## run a
Design TOP_BRIDGE, start of the top module:
module TOP_BRIDGE(
   input Hclk, Hresetn,
                     input [1:0]       Htrans,
                     input [31:0]       Haddr,
                     input [31:0]       Hwdata,
                     input [1:0]       Hburst,
                     input             Hwrite,
                     input             Hsel,
                     input             Pready,
                     input [31:0]      Prdata,
                     output Psel,
                     output [31:0] Paddr,
                     output [31:0] Pdata,
                     output [31:0] rdata_temp,
                     output Pwrite,
                     output Penable
    );
                    wire [31:0]  Haddr_temp;
                    wire [31:0]  Hwdata_temp;
                    wire         valid;
                    wire         Hwrite_temp;
                    wire [31:0]  data_temp;
                    wire [32:0]  addr_temp;
                    wire         transfer;
                    wire         full;
                    wire         Hready;
                    assign Hready = !full;
                    AHB_MASTER AS (
                      .Hclk(Hclk),
                      .Hresetn(Hresetn),
                      .Htrans(Htrans),
                      .Haddr(Haddr),
                      .Hwdata(Hwdata),
                      .Hburst(Hburst),
                      .Hwrite(Hwrite), 
                      .Hsel(Hsel), 
                      .Hready(Hready),
                      .Haddr_temp(Haddr_temp),
                      .Hwdata_temp(Hwdata_temp),
                      .valid(valid),
                      .Hwrite_temp(Hwrite_temp)
                    );  
                    FIFO_CONTROL FC (
                      .Hclk(Hclk), 
                      .Hresetn(Hresetn),
                      .Haddr_temp(Haddr_temp),
                      .Hwdata_temp(Hwdata_temp),
                      .valid(valid),
                      .Hwrite_temp(Hwrite_temp),
                      .Pready(Pready),
                     .data_temp(data_temp),
                     .addr_temp(addr_temp),
                     .transfer(transfer),
                     .full(full)
  ...
Size in the first run: roughly 3,300 cells after synthesis, about 1,400 flip-flops, about 200 I/O pins.
export LEC_CHECK = 0
export CAP_MARGIN = 20
export CORE_ASPECT_RATIO = 1.02
export CORE_MARGIN = 4
export CORE_UTILIZATION = 40
export GPL_ROUTABILITY_DRIVEN = 0
export HOLD_SLACK_MARGIN = 0.06
export MIN_ROUTING_LAYER = met2
export PLACE_DENSITY_LB_ADDON = 0.29
export SETUP_SLACK_MARGIN = 0.17
export SLEW_MARGIN = 15
create_clock -name core_clock -period 5.0 [get_ports {Hclk}]
run.sh (not shown) runs the stock make flow with config.mk's settings and CLKGATE_MAP_FILE=.
Inputs modified between run a and run b:
==> flow/config.mk <==
export PLATFORM = sky130hd
export DESIGN_NAME = TOP_BRIDGE
export DESIGN_NICKNAME = TOP_BRIDGE
export VERILOG_FILES = /design/flow/design.v
export SDC_FILE = /design/flow/constraint.sdc
export NUM_CORES = 4
export LEC_CHECK = 0
export CAP_MARGIN = 20
export CORE_MARGIN = 2
export CORE_UTILIZATION = 72
export CTS_CLUSTER_SIZE = 39
export SETUP_SLACK_MARGIN = -0.29
export SLEW_MARGIN = 20
==> flow/constraint.sdc <==
create_clock -name core_clock -period 2.9 [get_ports {Hclk}]
set_input_delay 0.5800 -clock core_clock [delete_from_list [all_inputs] [get_ports {Hclk}]]
set_output_delay 0.5800 -clock core_clock [all_outputs]
set_load 0.01 [all_outputs]
The flow completed for run b, but it is not clean: the layout still shows negative setup slack.
The die area number comes out higher for run a vs run b.
Compared with run a, in run b transition time of the tightest slew-check pin climbed 0.012 ns, total number of tap cells dropped 829, portion of total power attributed to the clock network climbed 0.2 points, overall track demand over capacity in global routing climbed 13 points.
The routed wire length in run b is 1.17 times that in run a.

---

== red ==
TOP_BRIDGE again, from the RTL that the note above started with.
clock: 7.85 ns
lec_check: 0
abc_area: 0
cap_margin: 25
cell_pad_in_sites_detail_placement: 2
core_aspect_ratio: 0.56
core_margin: 10
core_utilization: 38
cts_cluster_diameter: 155
gpl_routability_driven: 0
gpl_timing_driven: 0
max_routing_layer: met5
min_routing_layer: met1
place_density_lb_addon: 0.21
slew_margin: 20
tns_end_percent: 80
In summary, red completed successfully, with a layout that passed the timing, design-rule and antenna checks.
[inputs] blue vs red
Settings: a deleted GPL_ROUTABILITY_DRIVEN that had been 0; a deleted CTS_CLUSTER_DIAMETER that had been 155; a change of CAP_MARGIN from 25 to 20; a deleted PLACE_DENSITY_LB_ADDON that had been 0.21; a deleted MAX_ROUTING_LAYER that had been met5; an added PLACE_DENSITY of 0.6; a change of CORE_UTILIZATION from 38 to 40; a deleted GPL_TIMING_DRIVEN that had been 0; a deleted CELL_PAD_IN_SITES_DETAIL_PLACEMENT that had been 2; a deleted MIN_ROUTING_LAYER that had been met1; a deleted TNS_END_PERCENT that had been 80; a deleted CORE_ASPECT_RATIO that had been 0.56; a change of CORE_MARGIN from 10 to 2; a deleted ABC_AREA that had been 0; a change of the clock period (ns, I/O delays scaled along) from 7.85 to 4.61.
## What came out
- [blue] power share of the combinational group fell 0.3 points relative to red
- blue reports a higher initial standard-cell utilization of the core than red does.
- blue gives more total power than red did.
- Taking red as the reference point, the total placed cells including tap cells of blue falls by about 4.3%.
- Switching fraction of total power was lower in blue than in red.
- Compared with red, blue shows a lower layout overhead on the synthesized area.
- Per the comparison of blue with red, H-tree depth barely changed; final area dropped about 1.3%.
The following lists how green was set up differently from blue:
Settings: SETUP_SLACK_MARGIN now 1.07, previously not set.
Results
green went all the way through the flow, and no timing, DRC or antenna check failed. Delta (green minus blue): worst setup slack shows an increase of 0.67 ns; sequential share of layout area fell 0.57 points. NOTE detailed-routed wire length on met3 blue->green decreased by more than 10%.
The following lists how orange was set up differently from green:
Settings: CORE_UTILIZATION changed from 40 to 52; SETUP_SLACK_MARGIN removed (was 1.07).
Results
Going from green to orange, buffer count excluding the clock tree in the final layout lost 25, maximum vdd drop lost about 15%, overall chip area lost 23%.
Power is estimated from default activity; no workload was simulated.
